Design testSlave, start of the top module:
module testSlave(input clk, input reset,
    input  S_AXI_RREADY,
    output S_AXI_RVALID,
    output[5:0] S_AXI_RID,
    output[31:0] S_AXI_RDATA,
    output[1:0] S_AXI_RRESP,
    output S_AXI_RLAST,
    output S_AXI_ARREADY,
    input  S_AXI_ARVALID,
    input [5:0] S_AXI_ARID,
    input [5:0] S_AXI_ARADDR,
    input [7:0] S_AXI_ARLEN,
    input [2:0] S_AXI_ARSIZE,
    input [1:0] S_AXI_ARBURST,
    output S_AXI_WREADY,
    input  S_AXI_WVALID,
    input [31:0] S_AXI_WDATA,
    input [3:0] S_AXI_WSTRB,
    input  S_AXI_WLAST,
    output S_AXI_AWREADY,
    input  S_AXI_AWVALID,
    input [5:0] S_AXI_AWID,
    input [5:0] S_AXI_AWADDR,
    input [7:0] S_AXI_AWLEN,
    input [2:0] S_AXI_AWSIZE,
    input [1:0] S_AXI_AWBURST,
    input  S_AXI_BREADY,
    output S_AXI_BVALID,
    output[5:0] S_AXI_BID,
    output[1:0] S_AXI_BRESP
);
Size in the first run: about 2000 cells after synthesis, about 150 I/O pins.
make LEC_CHECK=0 CAP_MARGIN=15 CELL_PAD_IN_SITES_DETAIL_PLACEMENT=0 CORE_ASPECT_RATIO=1.31 CORE_MARGIN=2 CORE_UTILIZATION=18 CTS_CLUSTER_DIAMETER=64 MAX_ROUTING_LAYER=met4 PLACE_DENSITY=0.44 SLEW_MARGIN=35 TNS_END_PERCENT=40 finish   # period 2.54 ns
run.sh (not shown) runs the stock make flow with config.mk's settings and CLKGATE_MAP_FILE=.
The first run passed the timing, DRC and antenna checks.
Next try:
--- a/flow/config.mk
+++ b/flow/config.mk
@@ -12 +12 @@
-export CORE_UTILIZATION = 18
+export CORE_UTILIZATION = 72
@@ -13,0 +14 @@
+export CTS_CLUSTER_SIZE = 15
@@ -15,0 +17 @@
+export SETUP_SLACK_MARGIN = 0.7
@@ -17 +19 @@
-export TNS_END_PERCENT = 40
+export TNS_END_PERCENT = 5
==> flow/constraint.sdc (replaced) <==
create_clock -name core_clock -period 2.4 [get_ports {clk}]
set_input_delay 0.4800 -clock core_clock [delete_from_list [all_inputs] [get_ports {clk}]]
set_output_delay 0.4800 -clock core_clock [all_outputs]
set_load 0.01 [all_outputs]
What happened: Flip-flop count is unchanged. Final area drops by 3.5%. Worst setup slack degrades by 79 ps. Wire length falls by 14%. Total power is about the same. Non-clock buffer count climbs by 26. Synthesized cell count does not change. Via count went up by 7.8%.

== v46 ==
Starting RTL as in the previous note.
clock: 2.66 ns
lec_check: 0
cap_margin: 20
core_margin: 2
core_utilization: 67
cts_cluster_size: 14
setup_slack_margin: 0.71
slew_margin: 20
v46: PASS, flow complete, no timing, DRC or antenna violations
--- input diff v46..v48 ---
- an added PLACE_DENSITY of 0.6
- a change of CORE_UTILIZATION from 67 to 40
- a deleted SETUP_SLACK_MARGIN that had been 0.71
- a deleted CTS_CLUSTER_SIZE that had been 14
- a change of the clock period (ns, I/O delays scaled along) from 2.66 to 2.87
- Compared to v46, v48 has transition time of the tightest slew-check pin 0.50 ns lower.
- When the final numbers for v48 and v46 were put side by side, the final instance area turned out to be smaller in v48.
- v46 -> v48: worst voltage drop across the vdd grid decreased by more than 10%
- Comparing v48 and v46, the lower sequential power is on v48.
- When the final numbers for v48 and v46 were put side by side, the power per cell area turned out to be greater in v46.
## Diff of input files: v40 against v48
- putting MAX_ROUTING_LAYER at met4 where nothing was set
- putting GPL_ROUTABILITY_DRIVEN at 0 where nothing was set
- swapping 2.87 for 3.6 in the clock period (ns, I/O delays scaled along)
Notes after the runs:
Number of signal-net buffers in the layout (v40 vs. v48) decreases by a little under 10%
Worst setup path startpoint: axi_awlen_cntr[1]$_SDFFCE_PN0P_ -> v40, axi_awaddr[2]$_DFFE_PP_ -> v48
NOTE maximum frequency v48->v40 decreased by more than 10%
When v40 is set beside v48, its count of clock-buffer cells in the layout turns out to be about 11% larger.
Of v40 and v48, v48 shows the higher total number of vias, with v40 below it.
Comparing v40 against v48, there is no change at all in gate count of the mapped netlist.
### v40 -> v39
- removing PLACE_DENSITY (formerly 0.6)
- removing MAX_ROUTING_LAYER (formerly met4)
- setting SETUP_SLACK_MARGIN to -0.2 for the first time
- removing GPL_ROUTABILITY_DRIVEN (formerly 0)
- changing CORE_UTILIZATION from 40 to 50
- changing the clock period (ns, I/O delays scaled along) from 3.6 to 1.98
### Flow results
Every stage of v39 finished as expected; the final checks, on the other hand, flagged negative setup slack, which means the layout fails.
Diff v40 -> v39 | ratio of total power to cell area | up by more than half
Count of clock-buffer cells in the layout (v39 / v40): 0.855
Looking at maximum fanout along the worst path, v39 sits below v40.
Of the two candidates, v40 has the better global-route wire length before repair and v39 the worse one.
[diff] worst setup slack, v39 relative to v40: regression
Delta (v39 minus v40): overall track demand over capacity in global routing went up 7.1 points; layout multi-input combinational cell count held; path depth of the worst reg2reg path went up 1; share of the clock period used by the worst path went up 37 points.
Post-layout instance area (v40 / v39): 0.906

Starting RTL as in the previous note.
==> flow/config.mk <==
export PLATFORM = sky130hd
export DESIGN_NAME = testSlave
export DESIGN_NICKNAME = testSlave
export VERILOG_FILES = /design/flow/design.v
export SDC_FILE = /design/flow/constraint.sdc
export NUM_CORES = 4
export LEC_CHECK = 0
export CAP_MARGIN = 10
export CELL_PAD_IN_SITES_GLOBAL_PLACEMENT = 2
export CORE_ASPECT_RATIO = 1.95
export CORE_MARGIN = 2
export CORE_UTILIZATION = 40
export CTS_CLUSTER_SIZE = 12
export MAX_ROUTING_LAYER = met5
export MIN_ROUTING_LAYER = met2
export PLACE_DENSITY_LB_ADDON = 0.26
export SLEW_MARGIN = 25
export TNS_END_PERCENT = 50
==> flow/constraint.sdc <==
create_clock -name core_clock -period 3.34 [get_ports {clk}]
set_input_delay 0.6680 -clock core_clock [delete_from_list [all_inputs] [get_ports {clk}]]
set_output_delay 0.6680 -clock core_clock [all_outputs]
set_load 0.01 [all_outputs]
The starting point completed without violations.
Change:
Settings changed: CAP_MARGIN 10 to 20, CELL_PAD_IN_SITES_GLOBAL_PLACEMENT 2 to not set, CORE_ASPECT_RATIO 1.95 to not set, CORE_UTILIZATION 40 to 58, CTS_CLUSTER_SIZE 12 to not set, MAX_ROUTING_LAYER met5 to not set, MIN_ROUTING_LAYER met2 to not set, PLACE_DENSITY_LB_ADDON 0.26 to not set, SLEW_MARGIN 25 to 20, TNS_END_PERCENT 50 to not set.
Clock period 3.34 ns to 1.98 ns, I/O delays scaled along.
Result: Now the flow produced a layout that fails on setup timing. Core utilization increases by 28 points. Setup slack is worse by 0.79 ns. Via count decreases by about a fifth.

v42:
Starting RTL as in the previous note.
export LEC_CHECK = 0
export CAP_MARGIN = 15
export CELL_PAD_IN_SITES_DETAIL_PLACEMENT = 0
export CORE_ASPECT_RATIO = 1.31
export CORE_MARGIN = 2
export CORE_UTILIZATION = 72
export CTS_CLUSTER_DIAMETER = 64
export CTS_CLUSTER_SIZE = 27
export MAX_ROUTING_LAYER = met4
export PLACE_DENSITY = 0.66
export SLEW_MARGIN = 35
export TNS_END_PERCENT = 40
create_clock -name core_clock -period 1.67 [get_ports {clk}]
v42: all stages done; final checks FAILED (setup timing).
#### Input delta (v12 over v42)
# v42
export LEC_CHECK = 0
export CAP_MARGIN = 15
export CELL_PAD_IN_SITES_DETAIL_PLACEMENT = 0
export CORE_ASPECT_RATIO = 1.31
export CORE_MARGIN = 2
export CORE_UTILIZATION = 72
export CTS_CLUSTER_DIAMETER = 64
export CTS_CLUSTER_SIZE = 27
export MAX_ROUTING_LAYER = met4
export PLACE_DENSITY = 0.66
export SLEW_MARGIN = 35
export TNS_END_PERCENT = 40
create_clock -name core_clock -period 1.67 [get_ports {clk}]
# v12
export LEC_CHECK = 0
export CAP_MARGIN = 15
export CELL_PAD_IN_SITES_DETAIL_PLACEMENT = 0
export CORE_ASPECT_RATIO = 1.31
export CORE_MARGIN = 2
export CORE_UTILIZATION = 72
export CTS_CLUSTER_DIAMETER = 64
export CTS_CLUSTER_SIZE = 27
export MAX_ROUTING_LAYER = met4
export PLACE_DENSITY = 0.66
export SLEW_MARGIN = 35
export TNS_END_PERCENT = 100
create_clock -name core_clock -period 2.32 [get_ports {clk}]
[summary]
v12: complete, dirty (setup timing). The run showing the greater overall fraction of global-route tracks in use is v42. v12 consumes less power than v42 does. What v12 reported for non-clock buffer count has to be multiplied by 1.18 to get the figure for v42. Comparing v12 and v42, signal arrival time at the worst endpoint is higher on v42. From v42 to v12 the numbers moved as follows: critical path's largest stage delay moved up, sequential share of cell area moved up, summed area of non-filler cells in the final layout moved down, post-layout period usage of the worst path moved down.
Modified inputs, v52 compared to v12
# v12
export LEC_CHECK = 0
export CAP_MARGIN = 15
export CELL_PAD_IN_SITES_DETAIL_PLACEMENT = 0
export CORE_ASPECT_RATIO = 1.31
export CORE_MARGIN = 2
export CORE_UTILIZATION = 72
export CTS_CLUSTER_DIAMETER = 64
export CTS_CLUSTER_SIZE = 27
export MAX_ROUTING_LAYER = met4
export PLACE_DENSITY = 0.66
export SLEW_MARGIN = 35
export TNS_END_PERCENT = 100
create_clock -name core_clock -period 2.32 [get_ports {clk}]
# v52
export LEC_CHECK = 0
export CAP_MARGIN = 15
export CELL_PAD_IN_SITES_DETAIL_PLACEMENT = 0
export CORE_ASPECT_RATIO = 1.31
export CORE_MARGIN = 2
export CORE_UTILIZATION = 72
export CTS_CLUSTER_DIAMETER = 64
export CTS_CLUSTER_SIZE = 18
export MAX_ROUTING_LAYER = met4
export PLACE_DENSITY_LB_ADDON = 0.04
export SLEW_MARGIN = 35
export TNS_END_PERCENT = 40
create_clock -name core_clock -period 1.74 [get_ports {clk}]
[summary]
For v52, the flow was terminated by a tool error in global routing and produced no final design.
Worst slack at placement: v52 worse than v12
| total die size | v12 vs v52 | ≈ equal |
Taking v12 as the reference, in v52 maximum buffer depth of the clock tree roughly the same, register bit count reported by yosys roughly the same, area fraction in and, or, nand and nor cells roughly the same.
Instance area after placement for v52 is higher than for v12.
Compared to v12, v52 has placed wire-length estimate 3.0% higher.
From v12 to v52, number of port buffers did not move at all.
Lower cell count after placement goes to v12 over v52.
Number of buffers inserted by post-CTS setup repair in v52 is 43 higher than in v12

P:
testSlave again, from the RTL that the note above started with.
==> flow/design.v (excerpt) <==
module testSlave(input clk, input reset,
    input  S_AXI_RREADY,
    output S_AXI_RVALID,
    output[5:0] S_AXI_RID,
    output[31:0] S_AXI_RDATA,
    output[1:0] S_AXI_RRESP,
    output S_AXI_RLAST,
    output S_AXI_ARREADY,
    input  S_AXI_ARVALID,
    input [5:0] S_AXI_ARID,
    input [5:0] S_AXI_ARADDR,
    input [7:0] S_AXI_ARLEN,
    input [2:0] S_AXI_ARSIZE,
    input [1:0] S_AXI_ARBURST,
    output S_AXI_WREADY,
    input  S_AXI_WVALID,
    input [31:0] S_AXI_WDATA,
    input [3:0] S_AXI_WSTRB,
    input  S_AXI_WLAST,
    output S_AXI_AWREADY,
    input  S_AXI_AWVALID,
    input [5:0] S_AXI_AWID,
    input [5:0] S_AXI_AWADDR,
    input [7:0] S_AXI_AWLEN,
    input [2:0] S_AXI_AWSIZE,
    input [1:0] S_AXI_AWBURST,
    input  S_AXI_BREADY,
    output S_AXI_BVALID,
    output[5:0] S_AXI_BID,
    output[1:0] S_AXI_BRESP
);
  reg [1:0] axi_bresp;
  wire[1:0] T0;
  wire[1:0] T1;
  wire T2;
  wire T3;
  wire T4;
  wire T5;
  wire T6;
  reg  axi_bvalid;
  wire T7;
  wire T8;
  wire T9;
  wire T10;
  wire T11;
  wire T12;
  wire T13;
  wire T14;
  wire T15;
  reg  axi_wready;
  wire T16;
  wire T17;
  wire T18;
  wire T19;
  wire T20;
  wire T21;
  wire T22;
  wire T23;
  wire T24;
  wire T25;
  wire T26;
  wire T27;
  wire T28;
  reg  axi_awv_awr_flag;
  wire T29;
  wire T30;
  wire T31;
  wire T32;
  wire T33;
  wire T34;
  wire T35;
  reg  axi_arv_arr_flag;
  wire T36;
  wire T37;
  wire T38;
  wire T39;
  wire T40;
  wire T41;
  wire T42;
  wire T43;
  wire T44;
  wire T45;
  wire T46;
  reg  axi_arready;
  wire T47;
  wire T48;
  wire T49;
  wire T50;
  wire T51;
  wire T52;
  wire T53;
  wire T54;
  reg [7:0] axi_arlen;
  wire[7:0] T55;
  wire[7:0] T56;
  wire T57;
  wire T58;
  wire T59;
  wire T60;
  wire T61;
  wire T62;
  wire T63;
  reg [7:0] axi_arlen_cntr;
  wire[7:0] T64;
  wire[7:0] T65;
  wire[7:0] T66;
  wire[7:0] T67;
  wire T68;
  wire T69;
  ...
==> flow/config.mk <==
export PLATFORM = sky130hd
export DESIGN_NAME = testSlave
export DESIGN_NICKNAME = testSlave
export VERILOG_FILES = /design/flow/design.v
export SDC_FILE = /design/flow/constraint.sdc
export NUM_CORES = 4
export LEC_CHECK = 0
export CAP_MARGIN = 40
export CORE_MARGIN = 2
export CORE_UTILIZATION = 72
export CTS_CLUSTER_SIZE = 37
export PLACE_DENSITY = 0.65
export SETUP_SLACK_MARGIN = 0.4
export SLEW_MARGIN = 20
==> flow/constraint.sdc <==
create_clock -name core_clock -period 1.67 [get_ports {clk}]
set_input_delay 0.3340 -clock core_clock [delete_from_list [all_inputs] [get_ports {clk}]]
set_output_delay 0.3340 -clock core_clock [all_outputs]
set_load 0.01 [all_outputs]
FAIL P @ global routing: tool exited with error
Edits applied to the flow inputs when going from P to Q:
- CTS_CLUSTER_SIZE now 41, was 37
- CAP_MARGIN now 5, was 40
- the clock period (ns, I/O delays scaled along) now 1.82, was 1.67
Findings:
- P is listed as incomplete: the tool reported an error in global routing and the run ended there.
- Ran to the end and failed final checks on setup timing: Q.
- Reported for P and Q, share of synthesized area occupied by flip-flops and latches turned out identical to the last digit.
- Re worst setup timing slack at the placement stage: P and Q aren't equal, and the higher value belongs to Q.
- Number of distinct library cells after synthesis: P vs Q identical
- Delta (Q minus P): I/O pin total neither gained nor lost much, post-CTS resize count lost 50%.
- Q vs P: final estimated routing congestion in global placement down by a few percent
- P -> Q: die size delta 0, exact match
- Post-synth design cell area: P vs Q — no meaningful difference
- [Q] area after detailed placement fell 0.98% relative to P
--- input diff Q..R ---
- SETUP_SLACK_MARGIN no longer set, was 0.4
- CAP_MARGIN now 20, was 5
- the clock period (ns, I/O delays scaled along) now 1.67, was 1.82
==> results <==
Completing all stages was not enough for R: its layout failed the final checks because of setup timing.
The final cell count of R exceeds that of Q by about 4%.
~same clock edge transition at the registers on the reported setup and hold paths in R and Q
Against Q, R comes in about 30% higher on per-cell routed wire length.
Delta (R minus Q): non-clock buffer count saw an increase, number of gates given a new drive strength after cts moved up, slack of the critical path decreased by 540 ps relative to the old numbers.
## Diff of input files: S against R
- CTS_CLUSTER_SIZE no longer set, was 41
- CORE_UTILIZATION now 70, was 72
- PLACE_DENSITY no longer set, was 0.65
- SETUP_SLACK_MARGIN now -0.16, previously not set
| S | all stages done | FAIL | setup timing |
Ran to the end and failed final checks on setup timing: R.
Sequential share of power: S > R
Compared to R, S has final-report setup violation count 1.9% lower.
Sort R and S by fraction of area in registers desc -> top: S
Going from R to S, the largest clock skew in the final design was found to have gone down by 20 ps.
S: multi-input gate area in the final layout about 1% below R
S vs R on clock buffer count in the final layout: S is the lower one.
Input-level comparison between T and S:
- a deleted SETUP_SLACK_MARGIN that had been -0.16
- an added PLACE_DENSITY of 0.6
- a change of CORE_UTILIZATION from 70 to 40
- a change of the clock period (ns, I/O delays scaled along) from 1.67 to 3.6
Total setup buffers inserted after CTS | T below S. Summary — final critical-path share of the clock period, T relative to S: lower, by 71 points. Looking across T and S, the single run that reached the end with no open violations was T. Nothing crashed in S and all stages finished; the problem is that the final layout failed, the offending checks being setup timing. Diff S -> T | cell count along the critical path | decrease of 1. Diff S -> T | clock period minus worst slack | increase of 400 ps. Min clock-buffer cell count across T and S: S. Min worst hold slack across T and S: S. NOTE: half-perimeter wire length after placement in T falls short of that of S. As far as number of enable-type register cells in the synthesized netlist is concerned, T and S perform about the same. T and S ended up with nearly the same simple-gate portion of the synthesized area.
Power is estimated from default activity; no workload was simulated.
